north:
// error_correction
module error_correction # (
    parameter puf_sig_length     = 256,
    parameter ipid_N             = 16
)
(
    input                                clk,
    input                                rst_n,
    input        [1:0]                   pcm_instruction,
    input        [puf_sig_length-1:0]    pcm_puf_in,
    input                                pcm_puf_in_valid,
    input        [$clog2(ipid_N)-1:0]    pcm_ipid_number,
    output logic [puf_sig_length-1:0]    pcm_puf_out,
    output logic                         pcm_puf_out_valid,
    output logic                         pcm_S_c  
);
Settings: LEC_CHECK=0, ABC_AREA=0, CAP_MARGIN=20, CORE_ASPECT_RATIO=1.65, CORE_MARGIN=2, CORE_UTILIZATION=70, CTS_CLUSTER_SIZE=52, GPL_ROUTABILITY_DRIVEN=0, PLACE_DENSITY=0.65, SLEW_MARGIN=10; clock period 3.05 ns.
run.sh (not shown) runs the stock make flow with config.mk's settings and CLKGATE_MAP_FILE=.
The flow completed for north, but it is not clean: the layout still shows capacitance limit, slew limit, setup timing.
> inputs changed (north -> south)
Settings: a deleted CORE_ASPECT_RATIO that had been 1.65; a change of CTS_CLUSTER_SIZE from 52 to 47; a deleted ABC_AREA that had been 0; a deleted GPL_ROUTABILITY_DRIVEN that had been 0; a deleted PLACE_DENSITY that had been 0.65; a change of SLEW_MARGIN from 10 to 20; a change of the clock period (ns, I/O delays scaled along) from 3.05 to 2.15.
==> comparison <==
- Looking at north and south, the sequential-to-total area share from yosys stat is a wash.
- H-tree depth reported by CTS came out exactly the same in north and south.
- south vs north: width of the die up by more than a quarter
- Row total placed instance area: south higher / north lower
- Relative to north, the total instance count after detailed placement of south is higher by about 2.1%.
- As far as core area is concerned, north and south perform about the same.
- south against north: post-synthesis cell area stayed essentially flat; post-synthesis cell count from yosys was more or less identical.
- south did not make it past 5_1_grt, where a tool error ended it.
- [compare] base=north new=south: clock sink total now sits at about the same level, floorplan die area now sits at about the same level.
Modified inputs, east compared to south
Settings: setting PLACE_DENSITY to 0.6 for the first time; changing CORE_UTILIZATION from 70 to 65; changing CTS_CLUSTER_SIZE from 47 to 59; setting SETUP_SLACK_MARGIN to 0.56 for the first time.
[summary]
Status east: flow complete, layout not clean - setup timing
east vs. south: floorplan die area +about 8%, count of buffers inserted at the top-level ports barely changed, placer congestion estimate moved up.
Between east and south, the difference in total placed instance area is negligible.

---

error_correction again, from the RTL that the note above started with.
clock: 2.95 ns
lec_check: 0
abc_area: 0
cap_margin: 20
core_aspect_ratio: 1.65
core_margin: 2
core_utilization: 70
cts_cluster_size: 52
gpl_routability_driven: 0
place_density_lb_addon: 0.27
slew_margin: 10
The first run died in global routing.
==> next run, changes <==
==> flow/config.mk (replaced) <==
export PLATFORM = sky130hd
export DESIGN_NAME = error_correction
export DESIGN_NICKNAME = error_correction
export VERILOG_FILES = /design/flow/design.v
export SDC_FILE = /design/flow/constraint.sdc
export NUM_CORES = 4
export LEC_CHECK = 0
export CAP_MARGIN = 20
export CORE_MARGIN = 2
export CORE_UTILIZATION = 64
export SLEW_MARGIN = 20
==> flow/constraint.sdc (replaced) <==
create_clock -name core_clock -period 2.15 [get_ports {clk}]
set_input_delay 0.4300 -clock core_clock [delete_from_list [all_inputs] [get_ports {clk}]]
set_output_delay 0.4300 -clock core_clock [all_outputs]
set_load 0.01 [all_outputs]
Now the flow produced a layout that fails on setup timing.
Die area came out higher by 9.2%.
Area after synthesis does not change.
Synthesized cell count is unchanged.
==> next run, changes <==
--- a/flow/config.mk
+++ b/flow/config.mk
@@ -8,4 +8,5 @@
 export CAP_MARGIN = 20
 export CORE_MARGIN = 2
-export CORE_UTILIZATION = 64
+export CORE_UTILIZATION = 58
+export PLACE_DENSITY = 0.6
 export SLEW_MARGIN = 20
==> flow/constraint.sdc (replaced) <==
create_clock -name core_clock -period 3.67 [get_ports {clk}]
set_input_delay 0.7340 -clock core_clock [delete_from_list [all_inputs] [get_ports {clk}]]
set_output_delay 0.7340 -clock core_clock [all_outputs]
set_load 0.01 [all_outputs]
The new run passed the timing, DRC and antenna checks; worst setup slack improved by 1.4 ns; count of clock-buffer cells in the layout increases by 6; wire length decreases by 24%; worst hold slack improved by 0.36 ns; die area increases by 10%; via count decreases by 16%; register-to-register slack improved by 1.6 ns; core utilization decreases by 16 points; cell area decreases by 10%; critical path depth increases by 3.
==> next run, changes <==
--- a/flow/config.mk
+++ b/flow/config.mk
@@ -8,5 +8,5 @@
 export CAP_MARGIN = 20
 export CORE_MARGIN = 2
-export CORE_UTILIZATION = 58
+export CORE_UTILIZATION = 40
 export PLACE_DENSITY = 0.6
 export SLEW_MARGIN = 20
==> flow/constraint.sdc (replaced) <==
create_clock -name core_clock -period 5.0 [get_ports {clk}]
set_input_delay 1.0000 -clock core_clock [delete_from_list [all_inputs] [get_ports {clk}]]
set_output_delay 1.0000 -clock core_clock [all_outputs]
set_load 0.01 [all_outputs]
What happened: Cell area goes down by a few percent; die size goes up by well over a third; total power goes down by a quarter to a third; sequential cell count is unchanged; via count goes down by a few percent.

---

Starting RTL as in the previous note.
clock: 3.11 ns
lec_check: 0
cap_margin: 20
core_aspect_ratio: 0.71
core_margin: 2
core_utilization: 70
cts_cluster_size: 59
place_density: 0.6
setup_slack_margin: 0.83
slew_margin: 20
tns_end_percent: 5
The first run never finished: it broke off in global routing (5_1_grt), error ODB-0269.
Rerun with:
--- a/flow/config.mk
+++ b/flow/config.mk
@@ -9 +8,0 @@
-export CORE_ASPECT_RATIO = 0.71
@@ -11,2 +10 @@
-export CORE_UTILIZATION = 70
-export CTS_CLUSTER_SIZE = 59
+export CORE_UTILIZATION = 30
@@ -14 +11,0 @@
-export SETUP_SLACK_MARGIN = 0.83
@@ -16 +12,0 @@
-export TNS_END_PERCENT = 5
==> flow/constraint.sdc (replaced) <==
create_clock -name core_clock -period 3.88 [get_ports {clk}]
set_input_delay 0.7760 -clock core_clock [delete_from_list [all_inputs] [get_ports {clk}]]
set_output_delay 0.7760 -clock core_clock [all_outputs]
set_load 0.01 [all_outputs]
=> The changed run completed without violations. Area after synthesis stays the same. Die size went up by 130%. Synthesized cell count does not change.
Rerun with:
--- a/flow/config.mk
+++ b/flow/config.mk
@@ -10,2 +10,2 @@
-export CORE_UTILIZATION = 30
-export PLACE_DENSITY = 0.6
+export CORE_UTILIZATION = 70
+export CTS_CLUSTER_SIZE = 49
==> flow/constraint.sdc (replaced) <==
create_clock -name core_clock -period 2.21 [get_ports {clk}]
set_input_delay 0.4420 -clock core_clock [delete_from_list [all_inputs] [get_ports {clk}]]
set_output_delay 0.4420 -clock core_clock [all_outputs]
set_load 0.01 [all_outputs]
- With this change the flow aborted during global routing (5_1_grt), error GRT-0116
- synthesized cell count does not change
- synthesized area does not change
- die area went down by 57%
Rerun with:
--- a/flow/config.mk
+++ b/flow/config.mk
@@ -10,2 +10,2 @@
-export CORE_UTILIZATION = 70
-export CTS_CLUSTER_SIZE = 49
+export CORE_UTILIZATION = 40
+export PLACE_DENSITY = 0.6
==> flow/constraint.sdc (replaced) <==
create_clock -name core_clock -period 3.88 [get_ports {clk}]
set_input_delay 0.7760 -clock core_clock [delete_from_list [all_inputs] [get_ports {clk}]]
set_output_delay 0.7760 -clock core_clock [all_outputs]
set_load 0.01 [all_outputs]
Result: Now the flow finished with timing, DRC and antenna clean; synthesized cell count stays the same; area after synthesis stays the same; die size climbs by 74%.

---

Starting RTL as in the previous note.
clock: 2.81 ns
lec_check: 0
abc_area: 0
cap_margin: 20
cell_pad_in_sites_detail_placement: 0
core_margin: 6
core_utilization: 58
gpl_timing_driven: 0
max_routing_layer: met5
place_density_lb_addon: 0.08
slew_margin: 20
tns_end_percent: 25
The first run finished but fails on setup timing.
Next try:
- ABC_AREA: 0 -> unset
- CELL_PAD_IN_SITES_DETAIL_PLACEMENT: 0 -> unset
- CORE_MARGIN: 6 -> 2
- CORE_UTILIZATION: 58 -> 66
- GPL_TIMING_DRIVEN: 0 -> unset
- MAX_ROUTING_LAYER: met5 -> unset
- PLACE_DENSITY_LB_ADDON: 0.08 -> unset
- SETUP_SLACK_MARGIN: unset -> 0.93
- TNS_END_PERCENT: 25 -> unset
- clock period: 2.81 -> 3.36 ns (I/O delays scaled with it)
Effect: The new run finished with timing, DRC and antenna clean. Sequential power fell by about a fifth. Routed wire length rose by about a fifth. Cell area rose by a few percent.
Next try:
- CORE_UTILIZATION: 66 -> 47
- SETUP_SLACK_MARGIN: 0.93 -> 0.71
- clock period: 3.36 -> 2.71 ns (I/O delays scaled with it)
What happened: The new run finished with setup timing left; non-clock buffer count climbs by 129; power rises by 20%; cell count increases by 9.3%; count of clock-buffer cells in the layout fell by 1; worst setup slack gets worse by 110 ps; area after synthesis is unchanged; clock skew increases by 5.7 ps; die size is higher by 40%; sequential cell count stays the same; worst hold slack gets worse by 220 ps.
Next try:
- CORE_UTILIZATION: 47 -> 70
- CTS_CLUSTER_SIZE: unset -> 36
- SETUP_SLACK_MARGIN: 0.71 -> unset
- clock period: 2.71 -> 2.95 ns (I/O delays scaled with it)
Result: The changed run reached the layout checks and failed them: capacitance limit, slew limit, setup timing. Utilization rises by 27 points. Via count rises by about 26%. Die size falls by about 33%. Routed wire length rises by 51%. Synthesized area is unchanged. Power falls by 8.2%. Global-route usage rises by 24 points. Cell count falls by 11%. Critical path depth rises by 1. Clock-buffer cell count falls by 2.

---

## job 101
error_correction again, from the RTL that the note above started with.
// error_correction
module error_correction # (
    parameter puf_sig_length     = 256,
    parameter ipid_N             = 16
)
(
    input                                clk,
    input                                rst_n,
    input        [1:0]                   pcm_instruction,
    input        [puf_sig_length-1:0]    pcm_puf_in,
    input                                pcm_puf_in_valid,
    input        [$clog2(ipid_N)-1:0]    pcm_ipid_number,
    output logic [puf_sig_length-1:0]    pcm_puf_out,
    output logic                         pcm_puf_out_valid,
    output logic                         pcm_S_c  
);
Settings: LEC_CHECK=0, CAP_MARGIN=20, CORE_MARGIN=2, CORE_UTILIZATION=70, CTS_CLUSTER_SIZE=37, HOLD_SLACK_MARGIN=0.29, SETUP_SLACK_MARGIN=0.63, SLEW_MARGIN=20; clock period 2.21 ns.
Job 101: it failed during 4_1_cts, and the tool reported DPL-0033.
> inputs changed (job 101 -> job 102)
# job 101
export LEC_CHECK = 0
export CAP_MARGIN = 20
export CORE_MARGIN = 2
export CORE_UTILIZATION = 70
export CTS_CLUSTER_SIZE = 37
export HOLD_SLACK_MARGIN = 0.29
export SETUP_SLACK_MARGIN = 0.63
export SLEW_MARGIN = 20
create_clock -name core_clock -period 2.21 [get_ports {clk}]
# job 102
export LEC_CHECK = 0
export CAP_MARGIN = 20
export CORE_MARGIN = 2
export CORE_UTILIZATION = 64
export SLEW_MARGIN = 20
create_clock -name core_clock -period 2.21 [get_ports {clk}]
Results
In job 102 the implementation ran to completion but is not tape-out ready, as the final checks report negative setup slack. Looking at count of standard-cell rows, job 102 sits above job 101. Synthesized area: job 102 vs job 101 identical. Looking at number of cells in the design after placement, job 102 sits 98 above job 101. Job 102 against job 101: final weighted congestion in routability-driven placement went down 2.1%; post-synthesis instance total held; core region area went up 9.7%; die outline height went up 4.5%.
Setup changes, job 102 to job 103
# job 102
export LEC_CHECK = 0
export CAP_MARGIN = 20
export CORE_MARGIN = 2
export CORE_UTILIZATION = 64
export SLEW_MARGIN = 20
create_clock -name core_clock -period 2.21 [get_ports {clk}]
# job 103
export LEC_CHECK = 0
export CAP_MARGIN = 20
export CORE_MARGIN = 2
export CORE_UTILIZATION = 64
export HOLD_SLACK_MARGIN = 0.29
export SETUP_SLACK_MARGIN = 0.63
export SLEW_MARGIN = 20
create_clock -name core_clock -period 2.21 [get_ports {clk}]
==> results <==
Job 103 completed end to end; final checks failed (negative setup slack). Between job 103 and job 102, the minimum clock period figures differ only marginally. Looking at routed wire length on met3, job 103 sits above job 102. Power per unit of standard cell area for job 103 is higher than for job 102. On depth of the critical timing path with buffers and inverters included: job 103 sits below job 102.
The following lists how job 104 was set up differently from job 103:
# job 103
export LEC_CHECK = 0
export CAP_MARGIN = 20
export CORE_MARGIN = 2
export CORE_UTILIZATION = 64
export HOLD_SLACK_MARGIN = 0.29
export SETUP_SLACK_MARGIN = 0.63
export SLEW_MARGIN = 20
create_clock -name core_clock -period 2.21 [get_ports {clk}]
# job 104
export LEC_CHECK = 0
export CAP_MARGIN = 20
export CORE_MARGIN = 2
export CORE_UTILIZATION = 40
export PLACE_DENSITY = 0.6
export SLEW_MARGIN = 20
create_clock -name core_clock -period 6.53 [get_ports {clk}]
Findings:
Job 104: all stages complete, timing, DRC and antenna checks passed. Of the two candidates, job 103 has the worse power and job 104 the better one. Against job 103, the final cell area of job 104 is lower. Looking at uppermost signal routing layer after detailed routing, the met4 result is from job 103; the met5 one comes from job 104. Job 104 against job 103: hold slack grew by 0.011 ns; worst setup slack after placement grew by 2.84 ns; floorplan utilization shrank by 24 points.

---

error_correction again, from the RTL that the note above started with.
==> flow/design.v (excerpt) <==
module error_correction # (
    parameter puf_sig_length     = 256,
    parameter ipid_N             = 16
)
(
    input                                clk,
    input                                rst_n,
    input        [1:0]                   pcm_instruction,
    input        [puf_sig_length-1:0]    pcm_puf_in,
    input                                pcm_puf_in_valid,
    input        [$clog2(ipid_N)-1:0]    pcm_ipid_number,
    output logic [puf_sig_length-1:0]    pcm_puf_out,
    output logic                         pcm_puf_out_valid,
    output logic                         pcm_S_c  
);  
typedef enum logic [1:0] {IDLE, PROVISION_ID, CORRECT_SIG} state_t;
state_t state_r; 
logic [(6*(puf_sig_length/16))-1:0] parity_bits [0:ipid_N-1];
wire [puf_sig_length-1:0] temp_corrected_out; 
genvar j;
generate
    for (j =0; j < puf_sig_length/16; j++) begin
        error_module errorX (.data(pcm_puf_in[((j+1)*16)-1:j*16]), .parity(parity_bits[pcm_ipid_number][((j+1)*6)-1:j*6]), .corrected_out(temp_corrected_out[((j+1)*16)-1:j*16]));
    end 
endgenerate 
always @(posedge clk) begin
  ...
clock: 5.0 ns
lec_check: 0
cap_margin: 20
core_margin: 2
core_utilization: 40
min_routing_layer: met2
slew_margin: 20
tns_end_percent: 75
The first run finished with timing, DRC and antenna clean.
Edit:
- CORE_ASPECT_RATIO: default -> 0.53
- CTS_CLUSTER_DIAMETER: default -> 199
- GPL_TIMING_DRIVEN: default -> 1
- HOLD_SLACK_MARGIN: default -> -0.07
- MAX_ROUTING_LAYER: default -> met4
- PLACE_DENSITY_LB_ADDON: default -> 0.06
- TNS_END_PERCENT: 75 -> default
After rerunning: The changed run ran to the end with no violations. Area after synthesis does not change. First-iteration DRC count decreases by 24%. Worst setup slack degrades by 58 ps. Total power is about the same. Hold slack gets worse by 82 ps. Global-route usage is higher by 4.0 points. Fmax goes down by 1.5%. Routed wire length rose by 6.1%. Cell count is about the same. Combinational power went up by about 3%. Core utilization is about the same.
Edit:
- CORE_ASPECT_RATIO: 0.53 -> default
- CORE_UTILIZATION: 40 -> 65
- CTS_CLUSTER_DIAMETER: 199 -> default
- GPL_TIMING_DRIVEN: 1 -> default
- HOLD_SLACK_MARGIN: -0.07 -> default
- MIN_ROUTING_LAYER: met2 -> default
- PLACE_DENSITY: default -> 0.6
- PLACE_DENSITY_LB_ADDON: 0.06 -> default
- clock period: 5.0 -> 4.09 ns (I/O delays scaled with it)
The new run passed the timing, DRC and antenna checks; final area drops by 0.35%; non-clock buffer count rises by 86; register-to-register slack is worse by 610 ps; global-route usage falls by 1.8 points; hold slack got worse by 130 ps; via count shrinks by 22%; worst setup slack degrades by 320 ps; routed wire length went down by 13%; power went up by 20%; clock-buffer cell count goes up by 10; clock skew is higher by 4.0 ps.
Edit:
- CORE_UTILIZATION: 65 -> 40
- MAX_ROUTING_LAYER: met4 -> default
- SETUP_SLACK_MARGIN: default -> -0.24
- clock period: 4.09 -> 3.88 ns (I/O delays scaled with it)
Wire length goes up by 5.6%. Global-route usage shrinks by 13 points. Design area came out higher by 3.4%. Cell count grows by 17%. First-iteration DRC count fell by 27%. Non-clock buffer count is higher by 188. Clock skew came out higher by 5.5 ps. Worst hold slack is better by 400 ps.
Edit:
- CORE_UTILIZATION: 40 -> 70
- CTS_CLUSTER_SIZE: default -> 37
- SETUP_SLACK_MARGIN: -0.24 -> default
- clock period: 3.88 -> 2.2 ns (I/O delays scaled with it)
After rerunning: The new run aborted during clock tree synthesis (4_1_cts); synthesized area stays the same; die size goes down by 43%; synthesized cell count stays the same.
Edit:
- CTS_CLUSTER_SIZE: 37 -> 30
- clock period: 2.2 -> 2.75 ns (I/O delays scaled with it)
=> Now the flow did not get past global routing (5_1_grt); synthesized area does not change; die area is unchanged; synthesized cell count stays the same.
Power and IR drop assume default switching activity.
